===== design/flow/design.v =====
module converter (
    input wire [15:0] fixed_in,     
    output reg [15:0] float_out     
);
    reg sign;                       
    reg [4:0] exponent;             
    reg [10:0] mantissa;            
    reg [15:0] magnitude;           
    reg [4:0] leading_one;          
    always @(*) begin
        sign = fixed_in[15];                        
        magnitude = sign ? (~fixed_in + 1) : fixed_in;  
        casez (magnitude)
            16'b1???????????????: leading_one = 5'd15;
            16'b01??????????????: leading_one = 5'd14;
            16'b001?????????????: leading_one = 5'd13;
            16'b0001????????????: leading_one = 5'd12;
            16'b00001???????????: leading_one = 5'd11;
            16'b000001??????????: leading_one = 5'd10;
            16'b0000001?????????: leading_one = 5'd9;
            16'b00000001????????: leading_one = 5'd8;
            16'b000000001???????: leading_one = 5'd7;
            16'b0000000001??????: leading_one = 5'd6;
            16'b00000000001?????: leading_one = 5'd5;
            16'b000000000001????: leading_one = 5'd4;
            16'b0000000000001???: leading_one = 5'd3;
            16'b00000000000001??: leading_one = 5'd2;
            16'b000000000000001?: leading_one = 5'd1;
            16'b0000000000000001: leading_one = 5'd0;
            default: leading_one = 5'd0;
        endcase
        if (magnitude == 16'b0) begin
            exponent = 5'd0;     
            mantissa = 10'd0;
        end else begin
            exponent = 5'd15 + leading_one;  
            mantissa = (magnitude << (15 - leading_one)) >> 5; 
        end
        float_out = {sign, exponent, mantissa[9:0]};
    end
endmodule
`timescale 1ns / 1ps
module fifo #(
    parameter DATA_WIDTH = 8,
    parameter FIFO_DEPTH = 16
) (
    input wire clk,               
    input wire write_reset,      
    input wire write_enable,
    input wire [DATA_WIDTH-1:0] write_data,
    input wire fast_clk,          
    input wire read_reset,
    input wire read_enable,
    output reg [DATA_WIDTH-1:0] read_data,
    output reg empty_flag,
    output reg full_flag
);
    localparam POINTER_WIDTH = $clog2(FIFO_DEPTH);
    reg [DATA_WIDTH-1:0] memory[FIFO_DEPTH-1:0];
    reg [POINTER_WIDTH:0] write_pointer;
    reg [POINTER_WIDTH:0] write_pointer_gray;
    reg [POINTER_WIDTH:0] read_pointer_gray_sync_w;
    reg [POINTER_WIDTH:0] read_pointer;
    reg [POINTER_WIDTH:0] read_pointer_gray;
    reg [POINTER_WIDTH:0] write_pointer_gray_sync_r;
    always @(posedge clk or posedge write_reset) begin
        if (write_reset) begin
            write_pointer <= 0;
            write_pointer_gray <= 0;
        end else if (write_enable && !full_flag) begin
            memory[write_pointer[POINTER_WIDTH-1:0]] <= write_data;
            write_pointer <= write_pointer + 1;
            write_pointer_gray <= (write_pointer + 1) ^ ((write_pointer + 1) >> 1);  
        end
    end
    always @(posedge fast_clk or posedge read_reset) begin
        if (read_reset) begin
            read_pointer <= 0;
            read_pointer_gray <= 0;
        end else if (read_enable && !empty_flag) begin
            read_data <= memory[read_pointer[POINTER_WIDTH-1:0]];
            read_pointer <= read_pointer + 1;
            read_pointer_gray <= (read_pointer + 1) ^ ((read_pointer + 1) >> 1);  
        end
    end
    always @(posedge clk) begin
        read_pointer_gray_sync_w <= read_pointer_gray;  
    end
    always @(posedge fast_clk) begin
        write_pointer_gray_sync_r <= write_pointer_gray;  
    end
    always @(*) begin
        empty_flag = (read_pointer_gray == write_pointer_gray_sync_r);
        full_flag = (write_pointer_gray == {~read_pointer_gray_sync_w[POINTER_WIDTH:POINTER_WIDTH-1], read_pointer_gray_sync_w[POINTER_WIDTH-2:0]});
    end
endmodule
module imem (
    input wire clk,                        
    input wire rst,                        
    input wire shift_enable,               
    input wire [15:0] new_value,           
    output reg [1023:0] data_out           
);
    reg [15:0] memory [0:63];
    integer i;
    always @(posedge clk or posedge rst) begin
        if (rst) begin
            for (i = 0; i < 64; i = i + 1) begin
                memory[i] <= 16'b0;
            end
        end else if (shift_enable) begin
            for (i = 63; i > 0; i = i - 1) begin
                memory[i] <= memory[i-1];
            end
            memory[0] <= new_value;
        end
    end
    always @(posedge clk or posedge rst) begin
        if (rst) begin
            data_out <= 1024'b0;
        end else begin
            for (i = 0; i < 64; i = i + 1) begin
                data_out[(i*16) +: 16] <= memory[i];
            end
        end
    end
endmodule
module multiplier (
	input wire [15:0] a,
	input wire [15:0] b,
	output reg [31:0] product
);
	always @(*) begin
    	product = a * b;   
	end
endmodule
module alu_mac (
	input wire clk,
	input wire reset,
	input wire [1023:0] d,    	 
	input wire [1023:0] cmem, 	 
	output reg [31:0] out,    	 
	output reg done           	 
);
	reg [5:0] tap_index;      	 
	reg [31:0] sum;           	 
	wire [31:0] product;      	 
	wire [15:0] d_element;    	 
	wire [15:0] cmem_element; 	 
	assign d_element = d[(tap_index * 16) +: 16];
	assign cmem_element = cmem[(tap_index * 16) +: 16];
	multiplier mult_inst (
    	.a(d_element),
    	.b(cmem_element),
    	.product(product)
	);
	always @(posedge clk or posedge reset) begin
    	if (reset) begin
        	sum <= 32'b0;            
        	tap_index <= 6'b0;      
        	out <= 32'b0;           
        	done <= 1'b0;           
    	end else begin
        	if (tap_index < 63) begin
            	sum <= sum + product;   
            	tap_index <= tap_index + 1;  
            	done <= 1'b0;          
        	end else begin
            	sum <= sum + product;   
            	out <= sum;             
            	tap_index <= 6'b0;      
            	sum <= 32'b0;           
            	done <= 1'b1;           
        	end
    	end
	end
endmodule
module control (
    input wire clk,                  
    input wire fast_clk,             
    input wire reset,                
    input wire fifo_full,            
    input wire fifo_empty,           
    input wire mac_done,             
    output reg write_enable,         
    output reg read_enable,          
    output reg shift_enable,         
    output reg start_mac,            
    output reg done                  
);
    reg reset_sync1_clk, reset_sync2_clk;
    always @(posedge clk) begin
        reset_sync1_clk <= reset;
        reset_sync2_clk <= reset_sync1_clk;
    end
    wire synced_reset_clk = reset_sync2_clk;
    reg reset_sync1_fast, reset_sync2_fast;
    always @(posedge fast_clk) begin
        reset_sync1_fast <= reset;
        reset_sync2_fast <= reset_sync1_fast;
    end
    wire synced_reset_fast = reset_sync2_fast;
    typedef enum logic [1:0] {
        WRITE_IDLE,    
        FIFO_WRITE     
    } write_state_t;
    write_state_t write_state, next_write_state;
    typedef enum logic [2:0] {
        READ_IDLE,     
        FIFO_READ,     
        IMEM_SHIFT,    
        START_MAC,     
        WAIT_DONE      
    } read_state_t;
    read_state_t read_state, next_read_state;
    always @(posedge clk or posedge synced_reset_clk) begin
        if (synced_reset_clk) begin
            write_state <= WRITE_IDLE;
        end else begin
            write_state <= next_write_state;
        end
    end
    always @(*) begin
        case (write_state)
            WRITE_IDLE: begin
                if (!fifo_full)
                    next_write_state = FIFO_WRITE;  
                else
                    next_write_state = WRITE_IDLE;
            end
            FIFO_WRITE: begin
                if (fifo_full)
                    next_write_state = WRITE_IDLE;  
                else
                    next_write_state = FIFO_WRITE;
            end
            default: next_write_state = WRITE_IDLE;
        endcase
    end
    always @(posedge clk or posedge synced_reset_clk) begin
        if (synced_reset_clk) begin
            write_enable <= 1'b0;
        end else begin
            write_enable <= (write_state == FIFO_WRITE);
        end
    end
    always @(posedge fast_clk or posedge synced_reset_fast) begin
        if (synced_reset_fast) begin
            read_state <= READ_IDLE;
        end else begin
            read_state <= next_read_state;
        end
    end
    always @(*) begin
        case (read_state)
            READ_IDLE: begin
                if (!fifo_empty)
                    next_read_state = FIFO_READ;  
                else
                    next_read_state = READ_IDLE;
            end
            FIFO_READ: begin
                next_read_state = IMEM_SHIFT;     
            end
            IMEM_SHIFT: begin
                next_read_state = START_MAC;      
            end
            START_MAC: begin
                next_read_state = WAIT_DONE;      
            end
            WAIT_DONE: begin
                if (mac_done)
                    next_read_state = READ_IDLE;  
                else
                    next_read_state = WAIT_DONE;
            end
            default: next_read_state = READ_IDLE;
        endcase
    end
    always @(posedge fast_clk or posedge synced_reset_fast) begin
        if (synced_reset_fast) begin
            read_enable <= 1'b0;
            shift_enable <= 1'b0;
            start_mac <= 1'b0;
            done <= 1'b0;
        end else begin
            read_enable <= (read_state == FIFO_READ);
            shift_enable <= (read_state == IMEM_SHIFT);
            start_mac <= (read_state == START_MAC);
            done <= (read_state == WAIT_DONE && mac_done);
        end
    end
endmodule
module datapath (
    input wire clk,                   
    input wire fast_clk,              
    input wire reset,                 
    input wire write_enable,          
    input wire read_enable,           
    input wire shift_enable,          
    input wire cen,                   
    input wire wen,                   
    input wire [5:0] addr,            
    input wire [15:0] input_data,     
    input wire [1023:0] cmem_data_in,  
    output wire [31:0] result,        
    output wire fifo_empty,           
    output wire fifo_full,            
    output wire done                  
);
    wire [15:0] fifo_out;             
    wire [15:0] float_data;           
    wire [1023:0] imem_data;          
    wire [1023:0] cmem_flat_data;     
    wire [31:0] alu_out;              
    wire mac_done;                    
    fifo #(
        .DATA_WIDTH(16),
        .FIFO_DEPTH(64)
    ) fifo_inst (
        .clk(clk),
        .write_reset(reset),
        .write_enable(write_enable),
        .write_data(input_data),
        .fast_clk(fast_clk),
        .read_reset(reset),
        .read_enable(read_enable),
        .read_data(fifo_out),
        .empty_flag(fifo_empty),
        .full_flag(fifo_full)
    );
    converter converter_inst (
        .fixed_in(fifo_out),        
        .float_out(float_data)      
    );
    imem imem_inst (
        .clk(clk),
        .rst(reset),
        .shift_enable(shift_enable),
        .new_value(float_data),     
        .data_out(imem_data)
    );
    assign cmem_flat_data = cmem_data_in;
    alu_mac alu_mac_inst (
        .clk(fast_clk),
        .reset(reset),
        .d(imem_data),               
        .cmem(cmem_flat_data),       
        .out(alu_out),
        .done(mac_done)
    );
    assign result = alu_out;
    assign done = mac_done;
endmodule
module top_module (
    input wire clk,                 
    input wire reset,               
    input wire [15:0] input_data,   
    input wire [1023:0] cmem_data_in,  
    output wire [31:0] result,      
    output wire done                
);
    wire write_enable;      
    wire read_enable;       
    wire shift_enable;      
    wire fifo_empty;        
    wire fifo_full;         
    wire mac_done;          
    control control_inst (
        .clk(clk),
        .fast_clk(clk),
        .reset(reset),
        .fifo_full(fifo_full),
        .fifo_empty(fifo_empty),
        .mac_done(mac_done),
        .write_enable(write_enable),
        .read_enable(read_enable),
        .shift_enable(shift_enable),
        .done(done)
    );
    datapath datapath_inst (
        .clk(clk),
        .fast_clk(clk),
        .reset(reset),
        .write_enable(write_enable),
        .read_enable(read_enable),
        .shift_enable(shift_enable),
        .input_data(input_data),
        .cmem_data_in(cmem_data_in),
        .result(result),
        .fifo_empty(fifo_empty),
        .fifo_full(fifo_full),
        .done(mac_done)
    );
endmodule

===== design/flow/constraint.sdc =====
create_clock -name core_clock -period 5.93 [get_ports {clk}]
set_input_delay 1.1860 -clock core_clock [delete_from_list [all_inputs] [get_ports {clk}]]
set_output_delay 1.1860 -clock core_clock [all_outputs]
set_load 0.01 [all_outputs]

===== design/flow/run.sh =====
#!/bin/bash
# the make line also repeats each setting of config.mk as NAME=value (left out here)
make -C /OpenROAD-flow-scripts/flow DESIGN_CONFIG=/design/flow/config.mk WORK_HOME=/design/flow/orfs CLKGATE_MAP_FILE= finish

===== design/flow/config.mk =====
export PLATFORM = sky130hd
export DESIGN_NAME = top_module
export DESIGN_NICKNAME = top_module
export VERILOG_FILES = /design/flow/design.v
export SDC_FILE = /design/flow/constraint.sdc
export NUM_CORES = 4
export LEC_CHECK = 0
export CAP_MARGIN = 20
export CORE_MARGIN = 2
export CORE_UTILIZATION = 58
export CTS_CLUSTER_SIZE = 50
export PLACE_DENSITY = 0.6
export SLEW_MARGIN = 20

==> flow_summary.ini, run 1 <==
; flow metrics
[detailed_routing]
drt-wirelength-per-cell_microns = 34.2
dr.first_iter.drc_count = 10248
dr_total_vias = 81819
drt.antenna.violating_nets = 0
drc_violations = 0
route.final.wire_length_microns = 440000
first_pass_iters = 6
post_drt_via_cell_ratio = 6.37

[synthesis]
yosysTopAreaCellShare_pct = 40.8
topCellsByArea = sky130_fd_sc_hd__dfrtp_1 (41%), sky130_fd_sc_hd__edfxtp_1 (24%), sky130_fd_sc_hd__mux4_2 (11%), sky130_fd_sc_hd__mux2_2 (9.0%), sky130_fd_sc_hd__fa_1 (3.4%)
synth_area_sq_um = 132000
postSynth.asyncResetShare_pct = 67.1
ys_seq_share_pct = 64.7
synth_cell_types = 92
synth-edff-count = 1040
numSynthFlops = 3211
yosys_most_used_dff = sky130_fd_sc_hd__dfrtp_1
synth_adder_area_share_pct = 4.45
ys_area_sq_um = 132000
and_or_or_and_cells_area_fraction_pct = 4.41
yosys.area_share.simple_pct = 3.04
yosysWarningCount = 8
yosys-top-cells-count = sky130_fd_sc_hd__dfrtp_1 (2154), sky130_fd_sc_hd__mux2_2 (1058), sky130_fd_sc_hd__edfxtp_1 (1040)
synthDominantAreaCellType = sky130_fd_sc_hd__dfrtp_1
yosysCellCount = 7802
synthMostInstantiatedCell = sky130_fd_sc_hd__dfrtp_1
syn_nets = 9179
muxShareOfSynthArea_pct = 20.5
synthCells = 7802
logic_family = multiplexers
synthXorXnorAreaFrac_pct = 0.576
synth.avg_cell_area_sq_um = 16.9

[placement]
detailedPlace.worstSlack_ps = -3680
final_weighted_congestion_in_routability_driven_placement = 0.978
portBuffers = 1074
dp_hpwl_microns = 306000

[setup_path]
worst-r2r-setup-slack_ps = -2760
crit_path_max_incr_delay_ps = 640
cp-startpoint = datapath_inst.alu_mac_inst.tap_index[0]$_DFF_PP0_
critPathLaunchType = register
critical_path.endpoint = datapath_inst.alu_mac_inst.sum[30]$_DFF_PP0_
timing.critical_path.fanout_max = 7
worstPathBufferInverterCount = 11
critical_path_class = register to register
r2r_cells = 31
timing.critical_path.mode_cell = sky130_fd_sc_hd__fa_1
worst_r2r_endpoint = datapath_inst.alu_mac_inst.sum[30]$_DFF_PP0_
setup_crit_end_kind = register
crit_slowest_cell = sky130_fd_sc_hd__mux4_2
crit-reg2reg-launch = datapath_inst.alu_mac_inst.tap_index[0]$_DFF_PP0_
worst_path_dominant_cell_family = adder cells
worst_ep_arrival_time_ps = 9470
cp.required_ps = 6720
timing.critical_path.depth = 31

[cells_and_area]
ff_latch_area_sq_um = 85500
comb_area_sq_um = 44500
layout.nets = 10882
final.fill_count = 14007
final_core_utilization_pct = 72.5
area_growth_pct = 24.6

[final_timing]
grt_setup_unrepaired = true
final_max_slew_viol_count = 0
finalCriticalPeriod_ps = 8690
fmax_mhz = 115
tightestPinTransition_ps = 1270
hold_violations = 0
timing.final.crit_share_pct = 146
report.final.setup_viol = 28
relSlewSlack_pct = 14.6
clock_skew_ps = 90.7
postLayoutSetupSlackWorst_ps = -2760

[global_routing]
vias_in_the_first_global_route = 83118
grt_overflow_total = 0
largest_net_degree_at_the_start_of_global_routing = 210
grt_pass1_wl_microns = 615000
grtUsageTotal_pct = 38.2
initial_antenna_violation_count = 114

[power_and_ir_drop]
net-switching-power_w = 0.0101
pwr.group.combinational_w = 0.00290
power_per_cell_area_nw_per_um2 = 284
clk-power_w = 0.0207
seqPwrFrac_pct = 49.6
clock_power_share_pct = 44.2
power.largest_group = registers
sequentialPower_w = 0.0232
peakVddDrop_mv = 0.350
switching_share_pct = 21.6
internal_power_w = 0.0366
p_leak_nw = 71.4
comb_power_share_pct = 6.2

[job]
tool_warnings = 69
maxCapViolCount = 0

[clock_tree]
post_cts_hold_buffer_count = 0
cts_sinks = 3211
h_tree_level_count = 5
path_clk_slew_ps = 60
clock_insertion_delay_worst_skew_ps = 990
tritoncts = built
buffer_levels_on_the_longest_clock_path = 4
cts-buffers-inserted = 333
cts-root-buf = sky130_fd_sc_hd__clkbuf_16

[floorplan]
die.size.x_microns = 481
placement_rows = 175
design.portCount = 1075
placeableCoreArea_sq_um = 227000
chip_area_sq_um = 232000
die_y_microns = 481
initial_utilization_pct = 58.2

[run_status]
violatedChecks = setup timing
outcome = complete, but fails checks

[worst_hold_path]
holdCritPathClass = register to async pin
repair_timing:
action / in CTS / in global routing
endpoints found under the setup margin: 28 / 28
pin swaps: 89 / 77
gates resized: 225 / 79
setup buffers: 83 / 36
endpoints found under the hold margin: 0 / 0
cloned: 7 / 0
metal layers:
metal,track usage [%],vias up,wire [microns]
li1,-,32858,-
met1,49.0,42612,155000
met2,57.1,4881,201000
met3,12.5,1414,50300
met4,23.3,54,32200
met5,0.808,-,456
cell type report:
| type | count | share of cell area (%) |
|---|---|---|
| clock inverters | 121 | 0.832 |
| repair buffers | 1800 | 11.2 |
| multi-input cells | 3765 | 27.0 |
| clock buffers | 452 | 5.70 |
| flip-flops and latches | 3211 | 51.9 |
| diodes | 83 | 0.126 |
| well taps | 3009 | 2.29 |
| inverters | 394 | 0.908 |
stage by stage:
stage               power (W)  cell area [sq um]  instances  hold WS, ps  setup TNS (ps)
floorplan              0.0247             132000       7802         97.1               -
global placement       0.0262             151000      12061          129          -75430
detailed placement     0.0263             151000      12061          145          -76120
CTS                    0.0469             164000      12718          121          -50180
global route           0.0481             165000      12804          160          -59410
finish                 0.0468             165000      12835          116          -54350
==> run 2: changes to the inputs <==
Settings changed: CORE_UTILIZATION 58 to 40, CTS_CLUSTER_SIZE 50 to not set.
Clock period 5.93 ns to 10.7 ns, I/O delays scaled along.
==> flow_summary.ini, run 2 <==
; flow metrics
[synthesis]
and_or_or_and_cells_area_fraction_pct = 4.41
synth-edff-count = 1040
postSynth.asyncResetShare_pct = 67.1
synth.avg_cell_area_sq_um = 16.9
yosysWarningCount = 8
synthMostInstantiatedCell = sky130_fd_sc_hd__dfrtp_1
syn_nets = 9179
synth_cell_types = 92
synthXorXnorAreaFrac_pct = 0.576
synth_adder_area_share_pct = 4.45
yosys_most_used_dff = sky130_fd_sc_hd__dfrtp_1
synthDominantAreaCellType = sky130_fd_sc_hd__dfrtp_1
synthCells = 7802
yosys.area_share.simple_pct = 3.04
synth_area_sq_um = 132000
yosys-top-cells-count = sky130_fd_sc_hd__dfrtp_1 (2154), sky130_fd_sc_hd__mux2_2 (1058), sky130_fd_sc_hd__edfxtp_1 (1040)
ys_area_sq_um = 132000
yosysTopAreaCellShare_pct = 40.8
yosysCellCount = 7802
topCellsByArea = sky130_fd_sc_hd__dfrtp_1 (41%), sky130_fd_sc_hd__edfxtp_1 (24%), sky130_fd_sc_hd__mux4_2 (11%), sky130_fd_sc_hd__mux2_2 (9.0%), sky130_fd_sc_hd__fa_1 (3.4%)
muxShareOfSynthArea_pct = 20.5
logic_family = multiplexers
numSynthFlops = 3211
ys_seq_share_pct = 64.7

[detailed_routing]
drt.antenna.violating_nets = 0
post_drt_via_cell_ratio = 5.71
dr_total_vias = 79249
first_pass_iters = 8
route.final.wire_length_microns = 460000
drc_violations = 0
dr.first_iter.drc_count = 8036
drt-wirelength-per-cell_microns = 33.1

[final_timing]
tightestPinTransition_ps = 1150
grt_setup_unrepaired = false
timing.final.crit_share_pct = 91.7
clock_skew_ps = 144
final_max_slew_viol_count = 0
relSlewSlack_pct = 23.4
fmax_mhz = 102
hold_violations = 0
postLayoutSetupSlackWorst_ps = 884
report.final.setup_viol = 0
finalCriticalPeriod_ps = 9820
whs_ps = 115
fin_setup_tns_ps = 0

[cells_and_area]
ff_latch_area_sq_um = 85500
comb_area_sq_um = 43700
final_core_utilization_pct = 49.0
layout.nets = 10471
final.fill_count = 27345
area_growth_pct = 22.2

[run_status]
outcome = finished clean

[power_and_ir_drop]
pwr.group.combinational_w = 0.00142
internal_power_w = 0.0205
switching_share_pct = 21.8
comb_power_share_pct = 5.4
net-switching-power_w = 0.00572
power_per_cell_area_nw_per_um2 = 162
sequentialPower_w = 0.0129
clk-power_w = 0.0120
p_leak_nw = 68.9
power.largest_group = registers
clock_power_share_pct = 45.6
seqPwrFrac_pct = 49.0
peakVddDrop_mv = 0.149

[floorplan]
placement_rows = 211
die_y_microns = 579
placeableCoreArea_sq_um = 330000
initial_utilization_pct = 40.1
design.portCount = 1075
die.size.x_microns = 579
chip_area_sq_um = 335000

[global_routing]
largest_net_degree_at_the_start_of_global_routing = 193
grt_overflow_total = 0
grt_pass1_wl_microns = 637000
vias_in_the_first_global_route = 80505
grtUsageTotal_pct = 27.4
initial_antenna_violation_count = 163

[setup_path]
timing.critical_path.depth = 29
critical_path.endpoint = datapath_inst.alu_mac_inst.sum[30]$_DFF_PP0_
r2r_cells = 29
worst_path_dominant_cell_family = adder cells
timing.critical_path.mode_cell = sky130_fd_sc_hd__fa_1
setup_crit_end_kind = register
crit-reg2reg-launch = datapath_inst.alu_mac_inst.tap_index[0]$_DFF_PP0_
worst-r2r-setup-slack_ps = 880
crit_slowest_cell = sky130_fd_sc_hd__dfrtp_4
timing.critical_path.fanout_max = 29
critPathLaunchType = register
worst_ep_arrival_time_ps = 10580
cp.required_ps = 11470
crit_path_max_incr_delay_ps = 950
worst_r2r_endpoint = datapath_inst.alu_mac_inst.sum[30]$_DFF_PP0_
cp-startpoint = datapath_inst.alu_mac_inst.tap_index[0]$_DFF_PP0_
worstPathBufferInverterCount = 9
critical_path_class = register to register

[clock_tree]
path_clk_slew_ps = 60
buffer_levels_on_the_longest_clock_path = 4
cts-root-buf = sky130_fd_sc_hd__clkbuf_16
cts_sinks = 3211
cts_setup_buffers = 0
post_cts_hold_buffer_count = 0
cts-buffers-inserted = 329
clock_insertion_delay_worst_skew_ps = 980
h_tree_level_count = 5
tritoncts = built
post_cts_resized = 0

[job]
tool_warnings = 88
maxCapViolCount = 0

[worst_hold_path]
holdCritPathClass = register to async pin

[placement]
portBuffers = 1074
dp_hpwl_microns = 315000
detailedPlace.worstSlack_ps = 109
final_weighted_congestion_in_routability_driven_placement = 0.932
==> run 2: layout make-up <==
type                    instances  share of cell area [%]
flip-flops and latches       3211                    52.9
multi-input cells            3765                    27.1
clock inverters               130                    1.14
well taps                    4366                    3.38
inverters                     394                   0.921
repair buffers               1393                    8.42
diodes                        144                   0.223
clock buffers                 474                    5.93
==> run 2: stage by stage <==
stage	power [W]	area [sq um]	std cells
2_1_floorplan	0.0137	132000	7802
3_3_place_gp	0.0145	150000	13129
3_5_place_dp	0.0145	150000	13129
4_1_cts	0.0264	161000	13733
5_1_grt	0.0271	161000	13830
6_report	0.0262	162000	13877
==> run 2: metal layers <==
layer	track usage (%)	wire [microns]
met5	0.610	501
met4	18.9	34200
met3	7.76	42100
met2	43.1	218000
met1	32.6	165000
==> run 3: changes to the inputs <==
Settings changed: ABC_AREA set to 1, CORE_ASPECT_RATIO set to 1.57, CORE_UTILIZATION 40 to 72, CTS_CLUSTER_SIZE set to 49, HOLD_SLACK_MARGIN set to 0.3, PLACE_DENSITY 0.6 to not set, PLACE_DENSITY_LB_ADDON set to 0.04.
Clock period 10.7 ns to 4.93 ns, I/O delays scaled along.
==> flow_summary.ini, run 3 <==
; physical design summary
[clock_tree]
cts-root-buf = sky130_fd_sc_hd__clkbuf_16
cts-buffers-inserted = 275
cts_sinks = 3211
buffer_levels_on_the_longest_clock_path = 4
h_tree_level_count = 5

[floorplan]
chip_area_sq_um = 192000
placement_rows = 199
die.size.x_microns = 350
die_y_microns = 548
initial_utilization_pct = 72.5
placeableCoreArea_sq_um = 187000
design.portCount = 1075

[synthesis]
numSynthFlops = 3211
topCellsByArea = sky130_fd_sc_hd__dfrtp_1 (40%), sky130_fd_sc_hd__edfxtp_1 (23%), sky130_fd_sc_hd__o21ai_0 (8.8%), sky130_fd_sc_hd__nand2_1 (5.3%), sky130_fd_sc_hd__nor2_1 (4.4%)
synthCells = 13218
yosys_most_used_dff = sky130_fd_sc_hd__dfrtp_1
yosysWarningCount = 8
yosysCellCount = 13218
synth_cell_types = 64
ys_area_sq_um = 136000
logic_family = AND-OR/OR-AND gates
postSynth.asyncResetShare_pct = 67.1
yosysTopAreaCellShare_pct = 39.7
synthMostInstantiatedCell = sky130_fd_sc_hd__o21ai_0
muxShareOfSynthArea_pct = 0.00830
synth.avg_cell_area_sq_um = 10.3
synthDominantAreaCellType = sky130_fd_sc_hd__dfrtp_1
ys_seq_share_pct = 63.0
yosys-top-cells-count = sky130_fd_sc_hd__o21ai_0 (2397), sky130_fd_sc_hd__dfrtp_1 (2154), sky130_fd_sc_hd__nand2_1 (1905)
yosys.area_share.simple_pct = 11.9
syn_nets = 14595
and_or_or_and_cells_area_fraction_pct = 14.4
synth_area_sq_um = 136000
synth_adder_area_share_pct = 4.33
synth-edff-count = 1040
synthXorXnorAreaFrac_pct = 0.252

[placement]
detailedPlace.worstSlack_ps = -4850
final_weighted_congestion_in_routability_driven_placement = 1.06
dp_hpwl_microns = 375000
portBuffers = 1074
dp_cells = 17063

[global_routing]
grtUsageTotal_pct = 79.3
grt_overflow_total = 869

[run_status]
firstError = [ERROR GRT-0116] Global routing finished with congestion. Check the congestion regions in the DRC Viewer.
stop_stage = 5_1_grt
outcome = stopped before the end
-- run 3: metal layers --
| metal | GRT usage, % | overflow |
|---|---|---|
| met5 | 41.5 | 6 |
| met4 | 81.2 | 388 |
| met3 | 66.0 | 19 |
| met2 | 95.0 | 446 |
| met1 | 76.7 | 10 |
-- run 3: timing repair --
| item | in CTS |
|---|---|
| resized | 467 |
| hold endpoints to repair | 7 |
| hold buffers | 1 |
| pin swaps | 68 |
| setup endpoints to repair | 31 |
| gates cloned | 24 |
| setup buffers | 52 |
-- run 3: metrics by stage --
step / TNS [ps] / cell area (sq um)
floorplan: - / 136000
global placement: -128190 / 156000
detailed placement: -122440 / 156000
CTS: -70800 / 168000
==> run 4: changes to the inputs <==
Settings changed: ABC_AREA 1 to not set, CORE_ASPECT_RATIO 1.57 to not set, CORE_UTILIZATION 72 to 68, CTS_CLUSTER_SIZE 49 to 58, HOLD_SLACK_MARGIN 0.3 to not set, PLACE_DENSITY_LB_ADDON 0.04 to not set.
Clock period 4.93 ns to 8.75 ns, I/O delays scaled along.
==> flow_summary.ini, run 4 <==
; physical design summary
[run_status]
outcome = stopped before the end
stop_stage = 5_1_grt
firstError = [ERROR DPL-0033] detailed placement checks failed during check placement.

[synthesis]
ys_area_sq_um = 132000
logic_family = multiplexers
synth.avg_cell_area_sq_um = 16.9
synthCells = 7802
topCellsByArea = sky130_fd_sc_hd__dfrtp_1 (41%), sky130_fd_sc_hd__edfxtp_1 (24%), sky130_fd_sc_hd__mux4_2 (11%), sky130_fd_sc_hd__mux2_2 (9.0%), sky130_fd_sc_hd__fa_1 (3.4%)
synthXorXnorAreaFrac_pct = 0.576
ys_seq_share_pct = 64.7
and_or_or_and_cells_area_fraction_pct = 4.41
postSynth.asyncResetShare_pct = 67.1
yosys.area_share.simple_pct = 3.04
yosys_most_used_dff = sky130_fd_sc_hd__dfrtp_1
muxShareOfSynthArea_pct = 20.5
synth_cell_types = 92
synth-edff-count = 1040
yosys-top-cells-count = sky130_fd_sc_hd__dfrtp_1 (2154), sky130_fd_sc_hd__mux2_2 (1058), sky130_fd_sc_hd__edfxtp_1 (1040)
synth_adder_area_share_pct = 4.45
yosysTopAreaCellShare_pct = 40.8
synth_area_sq_um = 132000
yosysWarningCount = 8
yosysCellCount = 7802
synthDominantAreaCellType = sky130_fd_sc_hd__dfrtp_1
syn_nets = 9179
numSynthFlops = 3211
synthMostInstantiatedCell = sky130_fd_sc_hd__dfrtp_1

[placement]
portBuffers = 1074
final_weighted_congestion_in_routability_driven_placement = 1.01
dp_hpwl_microns = 319000
detailedPlace.worstSlack_ps = -1280
post_placement_cell_area_sq_um = 150000

[clock_tree]
buffer_levels_on_the_longest_clock_path = 4
post_cts_hold_buffer_count = 0
cts_sinks = 3211
cts-buffers-inserted = 317
cts-root-buf = sky130_fd_sc_hd__clkbuf_16
h_tree_level_count = 5

[floorplan]
placement_rows = 161
placeableCoreArea_sq_um = 193000
chip_area_sq_um = 198000
design.portCount = 1075
die.size.x_microns = 445
initial_utilization_pct = 68.6
die_y_microns = 445
run 4: metrics by stage:
stage / total power, W / instances
CTS: 0.0315 / 12027
detailed placement: 0.0179 / 11483
global placement: 0.0178 / 11482
floorplan: 0.0167 / 7802
run 4: what timing repair did:
action / in CTS
setup buffers: 1
setup endpoints to repair: 8
pin swaps: 17
resized: 47
==> run 5: changes to the inputs <==
Settings changed: CAP_MARGIN 20 to 0, CELL_PAD_IN_SITES_DETAIL_PLACEMENT set to 0, CELL_PAD_IN_SITES_GLOBAL_PLACEMENT set to 0, CORE_MARGIN 2 to 8, CORE_UTILIZATION 68 to 40, CTS_CLUSTER_DIAMETER set to 220, CTS_CLUSTER_SIZE 58 to not set, GPL_ROUTABILITY_DRIVEN set to 0, GPL_TIMING_DRIVEN set to 1, PLACE_DENSITY set to 0.69, SETUP_SLACK_MARGIN set to 0.45, SLEW_MARGIN 20 to 0.
Clock period 8.75 ns to 7.97 ns, I/O delays scaled along.
==> flow_summary.ini, run 5 <==
; flow metrics
[cells_and_area]
ff_latch_area_sq_um = 85500
final.fill_count = 26507
final_area_sq_um = 166000
final_core_utilization_pct = 50.3
area_growth_pct = 25.6
comb_area_sq_um = 44500
layout.nets = 10844

[detailed_routing]
post_drt_via_cell_ratio = 5.79
drt.antenna.violating_nets = 0
drc_violations = 0
dr_total_vias = 82452
route.final.wire_length_microns = 465000
dr.first_iter.drc_count = 10023
first_pass_iters = 8
drt-wirelength-per-cell_microns = 32.7

[synthesis]
synth-edff-count = 1040
synthMostInstantiatedCell = sky130_fd_sc_hd__dfrtp_1
yosys-top-cells-count = sky130_fd_sc_hd__dfrtp_1 (2154), sky130_fd_sc_hd__mux2_2 (1058), sky130_fd_sc_hd__edfxtp_1 (1040)
syn_nets = 9179
logic_family = multiplexers
ys_seq_share_pct = 64.7
synthXorXnorAreaFrac_pct = 0.576
yosysWarningCount = 8
yosys.area_share.simple_pct = 3.04
synthCells = 7802
postSynth.asyncResetShare_pct = 67.1
and_or_or_and_cells_area_fraction_pct = 4.41
synth_cell_types = 92
synth.avg_cell_area_sq_um = 16.9
yosysCellCount = 7802
synth_adder_area_share_pct = 4.45
yosysTopAreaCellShare_pct = 40.8
ys_area_sq_um = 132000
synthDominantAreaCellType = sky130_fd_sc_hd__dfrtp_1
topCellsByArea = sky130_fd_sc_hd__dfrtp_1 (41%), sky130_fd_sc_hd__edfxtp_1 (24%), sky130_fd_sc_hd__mux4_2 (11%), sky130_fd_sc_hd__mux2_2 (9.0%), sky130_fd_sc_hd__fa_1 (3.4%)
yosys_most_used_dff = sky130_fd_sc_hd__dfrtp_1
numSynthFlops = 3211
muxShareOfSynthArea_pct = 20.5
synth_area_sq_um = 132000

[placement]
detailedPlace.worstSlack_ps = -2340
post_placement_cell_area_sq_um = 153000
dp_hpwl_microns = 323000
portBuffers = 1074

[job]
maxCapViolCount = 1
tool_warnings = 96

[power_and_ir_drop]
internal_power_w = 0.0271
net-switching-power_w = 0.00780
clock_power_share_pct = 44.2
peakVddDrop_mv = 0.212
sequentialPower_w = 0.0173
clk-power_w = 0.0154
p_leak_nw = 71.3
comb_power_share_pct = 6.3
switching_share_pct = 22.4
power_per_cell_area_nw_per_um2 = 210
power.largest_group = registers
seqPwrFrac_pct = 49.5
pwr.group.combinational_w = 0.00220

[clock_tree]
cts-buffers-inserted = 327
h_tree_level_count = 5
tritoncts = built
cts_sinks = 3211
clock_insertion_delay_worst_skew_ps = 940
post_cts_hold_buffer_count = 0
buffer_levels_on_the_longest_clock_path = 4
cts-root-buf = sky130_fd_sc_hd__clkbuf_16
path_clk_slew_ps = 60

[setup_path]
worst_ep_arrival_time_ps = 9490
timing.critical_path.fanout_max = 8
worstPathBufferInverterCount = 8
timing.critical_path.depth = 27
timing.critical_path.mode_cell = sky130_fd_sc_hd__fa_1
setup_crit_end_kind = register
crit_path_max_incr_delay_ps = 630
worst_path_dominant_cell_family = adder cells
r2r_cells = 31
crit-reg2reg-launch = datapath_inst.alu_mac_inst.tap_index[0]$_DFF_PP0_
critical_path_class = primary input to register
cp-startpoint = cmem_data_in[242]
crit_slowest_cell = sky130_fd_sc_hd__mux4_2
critical_path.endpoint = datapath_inst.alu_mac_inst.sum[30]$_DFF_PP0_
worst_r2r_endpoint = datapath_inst.alu_mac_inst.sum[30]$_DFF_PP0_
critPathLaunchType = primary input
cp.required_ps = 8720
worst-r2r-setup-slack_ps = -690

[floorplan]
placement_rows = 211
die_y_microns = 591
initial_utilization_pct = 40.1
placeableCoreArea_sq_um = 330000
die.size.x_microns = 591
design.portCount = 1075
chip_area_sq_um = 349000

[run_status]
violatedChecks = capacitance limit, setup timing
outcome = complete, but fails checks

[global_routing]
grtUsageTotal_pct = 26.1
vias_in_the_first_global_route = 83866
initial_antenna_violation_count = 140
grt_pass1_wl_microns = 647000
grt_overflow_total = 0
largest_net_degree_at_the_start_of_global_routing = 187

[final_timing]
whs_ps = 105
clock_skew_ps = 93.7
relSlewSlack_pct = 0.0758
fin_setup_tns_ps = -6920
final_max_slew_viol_count = 0
grt_setup_unrepaired = true
timing.final.crit_share_pct = 110
finalCriticalPeriod_ps = 8730
hold_violations = 0
fmax_mhz = 115
report.final.setup_viol = 15
tightestPinTransition_ps = 1490
postLayoutSetupSlackWorst_ps = -761

[worst_hold_path]
holdCritPathClass = register to async pin
## run 5: repair_timing
item                                    4_1_cts  5_1_grt
endpoints found under the setup margin       24       22
gates cloned                                  8        0
buffers inserted                             66       22
pin swaps                                    82       56
resized                                     254       77
## run 5: layout make-up
cell class              count  area share (%)
repair buffers           1768            10.7
clock buffers             433            5.44
multi-input cells        3765            26.8
well taps                4366            3.29
clock inverters           158            1.12
flip-flops and latches   3211            51.5
inverters                 394           0.905
diodes                    142           0.214
## run 5: metal layers
metal,part of all wire (%),global-route usage [%],wire length (microns)
met1,33,30.2,155000
met2,48,41.7,221000
met3,10,7.24,46600
met4,8.9,19.2,41500
met5,0.074,0,344
## run 5: metrics by stage
stage	total power, W	cells
after floorplan	0.0183	7802
after global placement	0.0196	13408
after detailed placement	0.0196	13408
after CTS	0.0351	14073
after global routing	0.0359	14187
final	0.0349	14237
==> run 6: changes to the inputs <==
Settings changed: ABC_AREA set to 1, CAP_MARGIN 0 to 20, CELL_PAD_IN_SITES_DETAIL_PLACEMENT 0 to not set, CELL_PAD_IN_SITES_GLOBAL_PLACEMENT 0 to not set, CORE_ASPECT_RATIO set to 1.57, CORE_MARGIN 8 to 2, CORE_UTILIZATION 40 to 72, CTS_CLUSTER_DIAMETER 220 to not set, CTS_CLUSTER_SIZE set to 39, GPL_ROUTABILITY_DRIVEN 0 to not set, GPL_TIMING_DRIVEN 1 to not set, HOLD_SLACK_MARGIN set to 0.3, PLACE_DENSITY 0.69 to 0.35, SETUP_SLACK_MARGIN 0.45 to not set, SLEW_MARGIN 0 to 20.
Clock period 7.97 ns to 5.14 ns, I/O delays scaled along.
==> flow_summary.ini, run 6 <==
; physical design summary
[placement]
detailedPlace.worstSlack_ps = -3940
portBuffers = 1074
post_placement_cell_area_sq_um = 156000
final_weighted_congestion_in_routability_driven_placement = 1.07
dp_hpwl_microns = 371000

[run_status]
stop_stage = 5_1_grt
outcome = stopped before the end
firstError = [ERROR GRT-0116] Global routing finished with congestion. Check the congestion regions in the DRC Viewer.

[synthesis]
and_or_or_and_cells_area_fraction_pct = 14.4
synthMostInstantiatedCell = sky130_fd_sc_hd__o21ai_0
synth-edff-count = 1040
numSynthFlops = 3211
synthCells = 13218
yosys_most_used_dff = sky130_fd_sc_hd__dfrtp_1
synthDominantAreaCellType = sky130_fd_sc_hd__dfrtp_1
ys_area_sq_um = 136000
synth_adder_area_share_pct = 4.33
yosysCellCount = 13218
synth_area_sq_um = 136000
synth_cell_types = 64
synthXorXnorAreaFrac_pct = 0.252
yosysTopAreaCellShare_pct = 39.7
topCellsByArea = sky130_fd_sc_hd__dfrtp_1 (40%), sky130_fd_sc_hd__edfxtp_1 (23%), sky130_fd_sc_hd__o21ai_0 (8.8%), sky130_fd_sc_hd__nand2_1 (5.3%), sky130_fd_sc_hd__nor2_1 (4.4%)
yosysWarningCount = 8
logic_family = AND-OR/OR-AND gates
syn_nets = 14595
synth.avg_cell_area_sq_um = 10.3
yosys-top-cells-count = sky130_fd_sc_hd__o21ai_0 (2397), sky130_fd_sc_hd__dfrtp_1 (2154), sky130_fd_sc_hd__nand2_1 (1905)
postSynth.asyncResetShare_pct = 67.1
ys_seq_share_pct = 63.0
yosys.area_share.simple_pct = 11.9
muxShareOfSynthArea_pct = 0.00830

[floorplan]
chip_area_sq_um = 192000
placeableCoreArea_sq_um = 187000
design.portCount = 1075
placement_rows = 199
initial_utilization_pct = 72.5
die.size.x_microns = 350
die_y_microns = 548

[clock_tree]
h_tree_level_count = 5
buffer_levels_on_the_longest_clock_path = 4
cts_sinks = 3211
cts-buffers-inserted = 277
cts-root-buf = sky130_fd_sc_hd__clkbuf_16

[global_routing]
grt_overflow_total = 1218
grtUsageTotal_pct = 85.9
-- run 6: metal layers --
| metal | overflow | GRT usage (%) |
|---|---|---|
| met4 | 500 | 87.1 |
| met2 | 599 | 97.4 |
| met1 | 47 | 83.2 |
| met5 | 6 | 60.7 |
| met3 | 66 | 76.9 |
-- run 6: timing repair --
item / 4_1_cts
endpoints found under the setup margin: 30
setup buffers: 119
endpoints found under the hold margin: 7
pin swaps: 145
resized: 632
gates cloned: 47
hold buffers: 1
-- run 6: through the flow --
step / setup TNS (ps) / instances
4_1_cts: -66200 / 17700
3_5_place_dp: -96520 / 17044
3_3_place_gp: -96710 / 17042
2_1_floorplan: - / 13218
==> run 7: changes to the inputs <==
Settings changed: ABC_AREA 1 to not set, CAP_MARGIN 20 to 5, CORE_ASPECT_RATIO 1.57 to not set, CORE_UTILIZATION 72 to 70, CTS_CLUSTER_SIZE 39 to 50, HOLD_SLACK_MARGIN 0.3 to not set, PLACE_DENSITY 0.35 to 0.6, SETUP_SLACK_MARGIN set to 1.76.
Clock period 5.14 ns to 5.93 ns, I/O delays scaled along.
==> flow_summary.ini, run 7 <==
; physical design summary
[run_status]
outcome = stopped before the end
stop_stage = 5_1_grt

[synthesis]
yosysWarningCount = 8
postSynth.asyncResetShare_pct = 67.1
ys_area_sq_um = 132000
syn_nets = 9179
logic_family = multiplexers
synth-edff-count = 1040
synthMostInstantiatedCell = sky130_fd_sc_hd__dfrtp_1
synth.avg_cell_area_sq_um = 16.9
synth_area_sq_um = 132000
yosys.area_share.simple_pct = 3.04
synth_cell_types = 92
yosysTopAreaCellShare_pct = 40.8
numSynthFlops = 3211
synthCells = 7802
yosys-top-cells-count = sky130_fd_sc_hd__dfrtp_1 (2154), sky130_fd_sc_hd__mux2_2 (1058), sky130_fd_sc_hd__edfxtp_1 (1040)
synthDominantAreaCellType = sky130_fd_sc_hd__dfrtp_1
synth_adder_area_share_pct = 4.45
topCellsByArea = sky130_fd_sc_hd__dfrtp_1 (41%), sky130_fd_sc_hd__edfxtp_1 (24%), sky130_fd_sc_hd__mux4_2 (11%), sky130_fd_sc_hd__mux2_2 (9.0%), sky130_fd_sc_hd__fa_1 (3.4%)
synthXorXnorAreaFrac_pct = 0.576
muxShareOfSynthArea_pct = 20.5
and_or_or_and_cells_area_fraction_pct = 4.41
ys_seq_share_pct = 64.7
yosys_most_used_dff = sky130_fd_sc_hd__dfrtp_1
yosysCellCount = 7802

[floorplan]
placement_rows = 159
chip_area_sq_um = 192000
die.size.x_microns = 439
die_y_microns = 439
placeableCoreArea_sq_um = 188000
initial_utilization_pct = 70.4
design.portCount = 1075

[clock_tree]
cts_sinks = 3211
cts-root-buf = sky130_fd_sc_hd__clkbuf_16
h_tree_level_count = 5
post_cts_hold_buffer_count = 0
cts-buffers-inserted = 317
buffer_levels_on_the_longest_clock_path = 4

[placement]
final_weighted_congestion_in_routability_driven_placement = 1.03
portBuffers = 1074
detailedPlace.worstSlack_ps = -3550
dp_hpwl_microns = 314000
post_placement_cell_area_sq_um = 150000
-- run 7: metrics by stage --
| stage | instances | TNS (ps) | util [%] |
|---|---|---|---|
| after global placement | 11555 | -74370 | 80.1 |
| after detailed placement | 11555 | -73840 | 80.1 |
| after floorplan | 7802 | - | - |
| after CTS | 12164 | -52780 | 86.2 |
-- run 7: repair_timing --
action                                  in CTS
buffers inserted                            64
pin swaps                                   67
gates resized                              221
cloned                                       9
endpoints found under the setup margin      62
==> run 8: changes to the inputs <==
Settings changed: CAP_MARGIN 5 to 20, CORE_ASPECT_RATIO set to 1.57, CORE_MARGIN 2 to 3, CTS_CLUSTER_SIZE 50 to 58, PLACE_DENSITY 0.6 to 0.75, SETUP_SLACK_MARGIN 1.76 to 2.04.
Clock period 5.93 ns to 6.97 ns, I/O delays scaled along.
==> flow_summary.ini, run 8 <==
; physical design summary
[run_status]
outcome = stopped before the end
stop_stage = 5_1_grt
firstError = [ERROR GRT-0116] Global routing finished with congestion. Check the congestion regions in the DRC Viewer.

[floorplan]
die.size.x_microns = 353
design.portCount = 1075
placement_rows = 199
placeableCoreArea_sq_um = 187000
chip_area_sq_um = 194000
die_y_microns = 550
initial_utilization_pct = 70.5

[clock_tree]
cts_sinks = 3211
h_tree_level_count = 5
buffer_levels_on_the_longest_clock_path = 4
post_cts_hold_buffer_count = 0
cts-root-buf = sky130_fd_sc_hd__clkbuf_16
cts-buffers-inserted = 276

[synthesis]
yosys_most_used_dff = sky130_fd_sc_hd__dfrtp_1
topCellsByArea = sky130_fd_sc_hd__dfrtp_1 (41%), sky130_fd_sc_hd__edfxtp_1 (24%), sky130_fd_sc_hd__mux4_2 (11%), sky130_fd_sc_hd__mux2_2 (9.0%), sky130_fd_sc_hd__fa_1 (3.4%)
yosys.area_share.simple_pct = 3.04
synthMostInstantiatedCell = sky130_fd_sc_hd__dfrtp_1
synth.avg_cell_area_sq_um = 16.9
postSynth.asyncResetShare_pct = 67.1
yosysCellCount = 7802
logic_family = multiplexers
synthCells = 7802
syn_nets = 9179
ys_seq_share_pct = 64.7
yosys-top-cells-count = sky130_fd_sc_hd__dfrtp_1 (2154), sky130_fd_sc_hd__mux2_2 (1058), sky130_fd_sc_hd__edfxtp_1 (1040)
synth_cell_types = 92
numSynthFlops = 3211
and_or_or_and_cells_area_fraction_pct = 4.41
synthXorXnorAreaFrac_pct = 0.576
yosysWarningCount = 8
muxShareOfSynthArea_pct = 20.5
synth-edff-count = 1040
ys_area_sq_um = 132000
synthDominantAreaCellType = sky130_fd_sc_hd__dfrtp_1
yosysTopAreaCellShare_pct = 40.8
synth_adder_area_share_pct = 4.45
synth_area_sq_um = 132000

[placement]
portBuffers = 1074
dp_hpwl_microns = 337000
dp_cells = 11556
final_weighted_congestion_in_routability_driven_placement = 1.06
detailedPlace.worstSlack_ps = -3760

[global_routing]
grtUsageTotal_pct = 69.8
grt_overflow_total = 142
[run 8: layer usage]
metal  track usage (%)  overflow
met1              67.0         2
met4              72.2        66
met5              28.1         1
met3              50.8         9
met2              90.4        64
[run 8: stage by stage]
| stage | power [W] | instance area [sq um] |
|---|---|---|
| CTS | 0.0383 | 161000 |
| global placement | 0.0223 | 150000 |
| floorplan | 0.0210 | 132000 |
| detailed placement | 0.0224 | 150000 |
[run 8: what timing repair did]
item,CTS
resized,220
setup buffers,67
gates cloned,5
pin swaps,72
setup endpoints to repair,54
==> run 9: changes to the inputs <==
Settings changed: ABC_AREA set to 1, CORE_ASPECT_RATIO 1.57 to not set, CORE_MARGIN 3 to 2, CORE_UTILIZATION 70 to 72, CTS_CLUSTER_SIZE 58 to 75, PLACE_DENSITY 0.75 to 0.35, SETUP_SLACK_MARGIN 2.04 to 0.58.
Clock period 6.97 ns to 6.1 ns, I/O delays scaled along.
==> flow_summary.ini, run 9 <==
; physical design summary
[synthesis]
synthXorXnorAreaFrac_pct = 0.252
muxShareOfSynthArea_pct = 0.00830
synthMostInstantiatedCell = sky130_fd_sc_hd__o21ai_0
yosysWarningCount = 8
postSynth.asyncResetShare_pct = 67.1
numSynthFlops = 3211
yosys.area_share.simple_pct = 11.9
syn_nets = 14595
synthCells = 13218
logic_family = AND-OR/OR-AND gates
ys_area_sq_um = 136000
synth_area_sq_um = 136000
yosysTopAreaCellShare_pct = 39.7
yosysCellCount = 13218
synth_cell_types = 64
yosys-top-cells-count = sky130_fd_sc_hd__o21ai_0 (2397), sky130_fd_sc_hd__dfrtp_1 (2154), sky130_fd_sc_hd__nand2_1 (1905)
synth-edff-count = 1040
ys_seq_share_pct = 63.0
topCellsByArea = sky130_fd_sc_hd__dfrtp_1 (40%), sky130_fd_sc_hd__edfxtp_1 (23%), sky130_fd_sc_hd__o21ai_0 (8.8%), sky130_fd_sc_hd__nand2_1 (5.3%), sky130_fd_sc_hd__nor2_1 (4.4%)
yosys_most_used_dff = sky130_fd_sc_hd__dfrtp_1
synth.avg_cell_area_sq_um = 10.3
synthDominantAreaCellType = sky130_fd_sc_hd__dfrtp_1
synth_adder_area_share_pct = 4.33
and_or_or_and_cells_area_fraction_pct = 14.4

[clock_tree]
cts-root-buf = sky130_fd_sc_hd__clkbuf_16
cts-buffers-inserted = 312
h_tree_level_count = 5
buffer_levels_on_the_longest_clock_path = 4
post_cts_hold_buffer_count = 0
cts_sinks = 3211

[floorplan]
design.portCount = 1075
die_y_microns = 438
die.size.x_microns = 438
initial_utilization_pct = 72.3
placement_rows = 159
chip_area_sq_um = 192000
placeableCoreArea_sq_um = 188000

[placement]
final_weighted_congestion_in_routability_driven_placement = 1.02
dp_cells = 16904
portBuffers = 1074
detailedPlace.worstSlack_ps = -3300
post_placement_cell_area_sq_um = 155000
dp_hpwl_microns = 349000

[run_status]
stop_stage = 5_1_grt
firstError = [ERROR GRT-0116] Global routing finished with congestion. Check the congestion regions in the DRC Viewer.
outcome = stopped before the end

[global_routing]
grtUsageTotal_pct = 83.7
grt_overflow_total = 516
[run 9: timing repair]
action,4_1_cts
setup endpoints to repair,29
cloned,24
resized,659
endpoints found under the hold margin,0
buffers inserted,96
pin swaps,164
[run 9: routing by layer]
layer	overflow	track usage, %
met4	235	81.9
met3	22	74.0
met5	0	41.6
met1	11	84.1
met2	248	96.0
[run 9: metrics by stage]
step	TNS, ps	total power [W]	utilization [%]
2_1_floorplan	-	0.0232	-
3_3_place_gp	-80840	0.0244	82.5
3_5_place_dp	-73910	0.0244	82.5
4_1_cts	-38590	0.0438	90.0
==> run 10: changes to the inputs <==
Settings changed: CAP_MARGIN 20 to 0, CORE_ASPECT_RATIO set to 0.5, CTS_CLUSTER_DIAMETER set to 399, CTS_CLUSTER_SIZE 75 to 100, PLACE_DENSITY 0.35 to 0.6, SETUP_SLACK_MARGIN 0.58 to 1.36, SLEW_MARGIN 20 to 35, TNS_END_PERCENT set to 5.
Clock period 6.1 ns to 4.56 ns, I/O delays scaled along.
==> flow_summary.ini, run 10 <==
; physical design summary
[floorplan]
placeableCoreArea_sq_um = 187000
design.portCount = 1075
placement_rows = 112
die.size.x_microns = 618
initial_utilization_pct = 72.6
die_y_microns = 311
chip_area_sq_um = 192000

[clock_tree]
buffer_levels_on_the_longest_clock_path = 3
cts-root-buf = sky130_fd_sc_hd__clkbuf_16
post_cts_hold_buffer_count = 0
cts_sinks = 3211
cts-buffers-inserted = 38
h_tree_level_count = 2

[synthesis]
synthCells = 13218
yosysCellCount = 13218
muxShareOfSynthArea_pct = 0.00830
yosys-top-cells-count = sky130_fd_sc_hd__o21ai_0 (2397), sky130_fd_sc_hd__dfrtp_1 (2154), sky130_fd_sc_hd__nand2_1 (1905)
yosysWarningCount = 8
logic_family = AND-OR/OR-AND gates
yosys.area_share.simple_pct = 11.9
synthMostInstantiatedCell = sky130_fd_sc_hd__o21ai_0
ys_area_sq_um = 136000
synthXorXnorAreaFrac_pct = 0.252
synth_cell_types = 64
yosys_most_used_dff = sky130_fd_sc_hd__dfrtp_1
synth_adder_area_share_pct = 4.33
yosysTopAreaCellShare_pct = 39.7
synthDominantAreaCellType = sky130_fd_sc_hd__dfrtp_1
and_or_or_and_cells_area_fraction_pct = 14.4
postSynth.asyncResetShare_pct = 67.1
synth.avg_cell_area_sq_um = 10.3
numSynthFlops = 3211
ys_seq_share_pct = 63.0
syn_nets = 14595
topCellsByArea = sky130_fd_sc_hd__dfrtp_1 (40%), sky130_fd_sc_hd__edfxtp_1 (23%), sky130_fd_sc_hd__o21ai_0 (8.8%), sky130_fd_sc_hd__nand2_1 (5.3%), sky130_fd_sc_hd__nor2_1 (4.4%)
synth-edff-count = 1040
synth_area_sq_um = 136000

[placement]
portBuffers = 1074
final_weighted_congestion_in_routability_driven_placement = 1.02
dp_hpwl_microns = 326000
dp_cells = 17023

[run_status]
outcome = stopped before the end
stop_stage = 5_1_grt
[run 10: what timing repair did]
action                                  in CTS
resized                                    315
cloned                                      13
buffers inserted                            45
endpoints found under the setup margin      62
pin swaps                                   64
[run 10: per-stage QoR]
step	setup slack [ps]	total power, W	cell area (sq um)	hold WS (ps)
CTS	-3160	0.0410	159000	149
detailed placement	-4170	0.0326	156000	157
global placement	-4140	0.0325	156000	139
floorplan	-26170	0.0310	136000	97.1
==> run 11: changes to the inputs <==
Settings changed: ABC_AREA 1 to not set, CAP_MARGIN 0 to 20, CORE_ASPECT_RATIO 0.5 to not set, CORE_UTILIZATION 72 to 60, CTS_CLUSTER_DIAMETER 399 to not set, CTS_CLUSTER_SIZE 100 to not set, PLACE_DENSITY 0.6 to not set, SETUP_SLACK_MARGIN 1.36 to -0.57, SLEW_MARGIN 35 to 20, TNS_END_PERCENT 5 to not set.
Clock period 4.56 ns to 5.93 ns, I/O delays scaled along.
==> flow_summary.ini, run 11 <==
; flow metrics
[final_timing]
timing.final.crit_share_pct = 145
relSlewSlack_pct = 16.9
hold_violations = 0
final_max_slew_viol_count = 0
fmax_mhz = 117
postLayoutSetupSlackWorst_ps = -2640
tightestPinTransition_ps = 1240
finalCriticalPeriod_ps = 8570
grt_setup_unrepaired = true
clock_skew_ps = 76.1
report.final.setup_viol = 28

[power_and_ir_drop]
clk-power_w = 0.0207
switching_share_pct = 21.8
pwr.group.combinational_w = 0.00290
net-switching-power_w = 0.0102
sequentialPower_w = 0.0232
p_leak_nw = 71.1
clock_power_share_pct = 44.2
internal_power_w = 0.0366
power.largest_group = registers
peakVddDrop_mv = 0.363
power_w = 0.0468
comb_power_share_pct = 6.2
power_per_cell_area_nw_per_um2 = 286
seqPwrFrac_pct = 49.6

[floorplan]
die.size.x_microns = 473
placement_rows = 172
die_y_microns = 473
placeableCoreArea_sq_um = 219000
chip_area_sq_um = 224000
design.portCount = 1075
initial_utilization_pct = 60.3

[synthesis]
numSynthFlops = 3211
synthCells = 7802
yosysWarningCount = 8
ys_area_sq_um = 132000
yosysTopAreaCellShare_pct = 40.8
postSynth.asyncResetShare_pct = 67.1
synth-edff-count = 1040
ys_seq_share_pct = 64.7
topCellsByArea = sky130_fd_sc_hd__dfrtp_1 (41%), sky130_fd_sc_hd__edfxtp_1 (24%), sky130_fd_sc_hd__mux4_2 (11%), sky130_fd_sc_hd__mux2_2 (9.0%), sky130_fd_sc_hd__fa_1 (3.4%)
yosys_most_used_dff = sky130_fd_sc_hd__dfrtp_1
synthDominantAreaCellType = sky130_fd_sc_hd__dfrtp_1
yosysCellCount = 7802
logic_family = multiplexers
yosys.area_share.simple_pct = 3.04
synth_cell_types = 92
synth.avg_cell_area_sq_um = 16.9
muxShareOfSynthArea_pct = 20.5
synthMostInstantiatedCell = sky130_fd_sc_hd__dfrtp_1
synth_adder_area_share_pct = 4.45
and_or_or_and_cells_area_fraction_pct = 4.41
syn_nets = 9179
yosys-top-cells-count = sky130_fd_sc_hd__dfrtp_1 (2154), sky130_fd_sc_hd__mux2_2 (1058), sky130_fd_sc_hd__edfxtp_1 (1040)
synth_area_sq_um = 132000
synthXorXnorAreaFrac_pct = 0.576

[clock_tree]
h_tree_level_count = 5
clock_insertion_delay_worst_skew_ps = 970
path_clk_slew_ps = 60
cts-root-buf = sky130_fd_sc_hd__clkbuf_16
tritoncts = built
buffer_levels_on_the_longest_clock_path = 4
post_cts_hold_buffer_count = 0
cts_sinks = 3211
cts-buffers-inserted = 329

[detailed_routing]
first_pass_iters = 8
drt.antenna.violating_nets = 0
dr.first_iter.drc_count = 10336
post_drt_via_cell_ratio = 6.49
route.final.wire_length_microns = 448000
drt-wirelength-per-cell_microns = 35.3
drc_violations = 0
dr_total_vias = 82328

[cells_and_area]
final_area_sq_um = 164000
area_growth_pct = 23.9
layout.nets = 10847
final.fill_count = 12886

[job]
maxCapViolCount = 0
tool_warnings = 91

[setup_path]
crit_path_max_incr_delay_ps = 650
setup_crit_end_kind = register
timing.critical_path.mode_cell = sky130_fd_sc_hd__fa_1
r2r_cells = 30
timing.critical_path.depth = 30
crit-reg2reg-launch = datapath_inst.alu_mac_inst.tap_index[0]$_DFF_PP0_
cp-startpoint = datapath_inst.alu_mac_inst.tap_index[0]$_DFF_PP0_
worst_path_dominant_cell_family = adder cells
worst_ep_arrival_time_ps = 9420
critical_path_class = register to register
worst_r2r_endpoint = datapath_inst.alu_mac_inst.sum[30]$_DFF_PP0_
cp.required_ps = 6780
worst-r2r-setup-slack_ps = -2640
critical_path.endpoint = datapath_inst.alu_mac_inst.sum[30]$_DFF_PP0_
worstPathBufferInverterCount = 9
timing.critical_path.fanout_max = 9
crit_slowest_cell = sky130_fd_sc_hd__mux4_2
critPathLaunchType = register

[placement]
final_weighted_congestion_in_routability_driven_placement = 0.983
post_placement_cell_area_sq_um = 151000
portBuffers = 1074
dp_hpwl_microns = 307000

[run_status]
violatedChecks = setup timing
outcome = complete, but fails checks

[global_routing]
initial_antenna_violation_count = 127
grt_pass1_wl_microns = 621000
vias_in_the_first_global_route = 83125
grt_overflow_total = 0
largest_net_degree_at_the_start_of_global_routing = 206
grtUsageTotal_pct = 40.1

[worst_hold_path]
holdCritPathClass = register to async pin
[run 11: layer usage]
layer | routed length, microns | GRT usage (%) | vias up
met4 | 36900 | 27.6 | 68
met1 | 155000 | 50.2 | 42630
met3 | 53400 | 14.6 | 1578
met2 | 202000 | 58.8 | 5241
li1 | - | - | 32811
met5 | 466 | 0 | -
[run 11: metrics by stage]
stage / hold WS [ps] / util, % / std cells / TNS (ps) / setup slack, ps
global placement: 122 / 68.6 / 11908 / -73310 / -3580
CTS: 140 / 74.1 / 12536 / -49670 / -2580
global route: 169 / 74.6 / 12635 / -56790 / -2820
finish: 130 / 74.7 / 12680 / -51850 / -2640
detailed placement: 132 / 68.6 / 11908 / -74080 / -3640
floorplan: 97.1 / - / 7802 / - / -30200
[run 11: area by class of cell]
cell class | count | area (sq um) | share of cell area [%]
antenna | 94 | 235 | 0.144
clock buffer | 450 | 9330 | 5.70
clock inverter | 126 | 1380 | 0.840
inverter | 394 | 1500 | 0.913
multi-input combinational | 3766 | 44400 | 27.1
sequential | 3211 | 85500 | 52.2
tap | 2871 | 3590 | 2.19
timing repair buffer | 1768 | 17800 | 10.9
[run 11: what timing repair did]
| action | CTS | global route |
|---|---|---|
| cloned | 10 | 6 |
| setup buffers | 44 | 51 |
| setup endpoints to repair | 27 | 26 |
| gates resized | 109 | 129 |
| pin swaps | 22 | 93 |
==> run 12: changes to the inputs <==
Settings changed: CORE_UTILIZATION 60 to 8, PLACE_DENSITY set to 0.6, SETUP_SLACK_MARGIN -0.57 to not set.
Clock period 5.93 ns to 13.0 ns, I/O delays scaled along.
==> flow_summary.ini, run 12 <==
; flow metrics
[final_timing]
fmax_mhz = 82.5
finalCriticalPeriod_ps = 12120
hold_violations = 0
timing.final.crit_share_pct = 93.2
grt_setup_unrepaired = false
clock_skew_ps = 89.2
report.final.setup_viol = 0
tightestPinTransition_ps = 1250
final_max_slew_viol_count = 0
relSlewSlack_pct = 16.7

[worst_hold_path]
holdCritPathClass = register to async pin

[synthesis]
postSynth.asyncResetShare_pct = 67.1
ys_seq_share_pct = 64.7
ys_area_sq_um = 132000
synth_cell_types = 92
synthCells = 7802
yosysTopAreaCellShare_pct = 40.8
numSynthFlops = 3211
synth-edff-count = 1040
synthMostInstantiatedCell = sky130_fd_sc_hd__dfrtp_1
muxShareOfSynthArea_pct = 20.5
syn_nets = 9179
yosysCellCount = 7802
synth_area_sq_um = 132000
yosys_most_used_dff = sky130_fd_sc_hd__dfrtp_1
synth.avg_cell_area_sq_um = 16.9
and_or_or_and_cells_area_fraction_pct = 4.41
yosys.area_share.simple_pct = 3.04
synth_adder_area_share_pct = 4.45
synthXorXnorAreaFrac_pct = 0.576
yosysWarningCount = 8
logic_family = multiplexers
yosys-top-cells-count = sky130_fd_sc_hd__dfrtp_1 (2154), sky130_fd_sc_hd__mux2_2 (1058), sky130_fd_sc_hd__edfxtp_1 (1040)
synthDominantAreaCellType = sky130_fd_sc_hd__dfrtp_1
topCellsByArea = sky130_fd_sc_hd__dfrtp_1 (41%), sky130_fd_sc_hd__edfxtp_1 (24%), sky130_fd_sc_hd__mux4_2 (11%), sky130_fd_sc_hd__mux2_2 (9.0%), sky130_fd_sc_hd__fa_1 (3.4%)

[cells_and_area]
final_area_sq_um = 182000
layout.nets = 10327
area_growth_pct = 37.4
final_cell_count_no_fill = 31344

[clock_tree]
buffer_levels_on_the_longest_clock_path = 4
cts-buffers-inserted = 286
path_clk_slew_ps = 60
post_cts_hold_buffer_count = 0
h_tree_level_count = 5
post_cts_resized = 0
tritoncts = built
clock_insertion_delay_worst_skew_ps = 920
cts_sinks = 3211
cts_setup_buffers = 0
cts-root-buf = sky130_fd_sc_hd__clkbuf_16

[placement]
dp_cells = 30696
final_weighted_congestion_in_routability_driven_placement = 0.862
post_placement_cell_area_sq_um = 172000
portBuffers = 1074
dp_hpwl_microns = 449000

[floorplan]
die_y_microns = 1290
design.portCount = 1075
die.size.x_microns = 1290
initial_utilization_pct = 8.01
placeableCoreArea_sq_um = 1650000
chip_area_sq_um = 1660000
placement_rows = 472

[power_and_ir_drop]
internal_power_w = 0.0158
power.largest_group = registers
clock_power_share_pct = 42.2
seqPwrFrac_pct = 51.5
p_leak_nw = 67.4
clk-power_w = 0.00864
pwr.group.combinational_w = 0.00129
comb_power_share_pct = 6.3
net-switching-power_w = 0.00474
power_per_cell_area_nw_per_um2 = 113
sequentialPower_w = 0.0106
switching_share_pct = 23.1
peakVddDrop_mv = 0.118

[global_routing]
grtUsageTotal_pct = 6.82
vias_in_the_first_global_route = 79450
grt_pass1_wl_microns = 767000
initial_antenna_violation_count = 185
largest_net_degree_at_the_start_of_global_routing = 202
grt_overflow_total = 0

[setup_path]
crit_slowest_cell = sky130_fd_sc_hd__clkdlybuf4s50_1
worst_ep_arrival_time_ps = 12860
worst_r2r_endpoint = datapath_inst.alu_mac_inst.sum[30]$_DFF_PP0_
critical_path_class = primary input to register
r2r_cells = 28
crit_path_max_incr_delay_ps = 890
cp.required_ps = 13750
critPathLaunchType = primary input
setup_crit_end_kind = register
timing.critical_path.depth = 27
critical_path.endpoint = datapath_inst.alu_mac_inst.sum[30]$_DFF_PP0_
worst_path_dominant_cell_family = adder cells
timing.critical_path.fanout_max = 9
cp-startpoint = cmem_data_in[740]
worst-r2r-setup-slack_ps = 1420
timing.critical_path.mode_cell = sky130_fd_sc_hd__fa_1
crit-reg2reg-launch = datapath_inst.alu_mac_inst.tap_index[0]$_DFF_PP0_
worstPathBufferInverterCount = 6

[detailed_routing]
route.final.wire_length_microns = 593000
drc_violations = 0
drt.antenna.violating_nets = 0
dr.first_iter.drc_count = 8296
drt-wirelength-per-cell_microns = 18.9
post_drt_via_cell_ratio = 2.48
first_pass_iters = 6
dr_total_vias = 77799

[job]
tool_warnings = 66
maxCapViolCount = 0

[run_status]
outcome = finished clean
==> run 12: stage by stage <==
stage	total power [W]	utilization [%]	setup WS [ps]	hold WS, ps	setup TNS, ps
6_report	0.0205	11.0	884	143	0
5_1_grt	0.0212	11.0	559	181	0
2_1_floorplan	0.0112	-	-24550	97.1	-
4_1_cts	0.0208	11.0	600	151	0
3_3_place_gp	0.0121	10.4	-1520	186	-7680
3_5_place_dp	0.0121	10.4	-357	187	-798
==> run 12: cell type report <==
type,count,area (sq um)
flip-flops and latches,3211,85500
clock inverters,117,1430
clock buffers,392,8000
diodes,132,330
multi-input cells,3765,44500
well taps,22041,27600
inverters,394,1490
fillers,185797,1470000
repair buffers,1292,12800
==> run 12: per-layer routing <==
layer | track usage, % | part of all wire (%)
met1 | 7.90 | 37
met3 | 1.80 | 8.2
met4 | 2.05 | 3.3
met5 | 0 | 0.098
met2 | 12.2 | 51
Power and IR drop assume default switching activity.
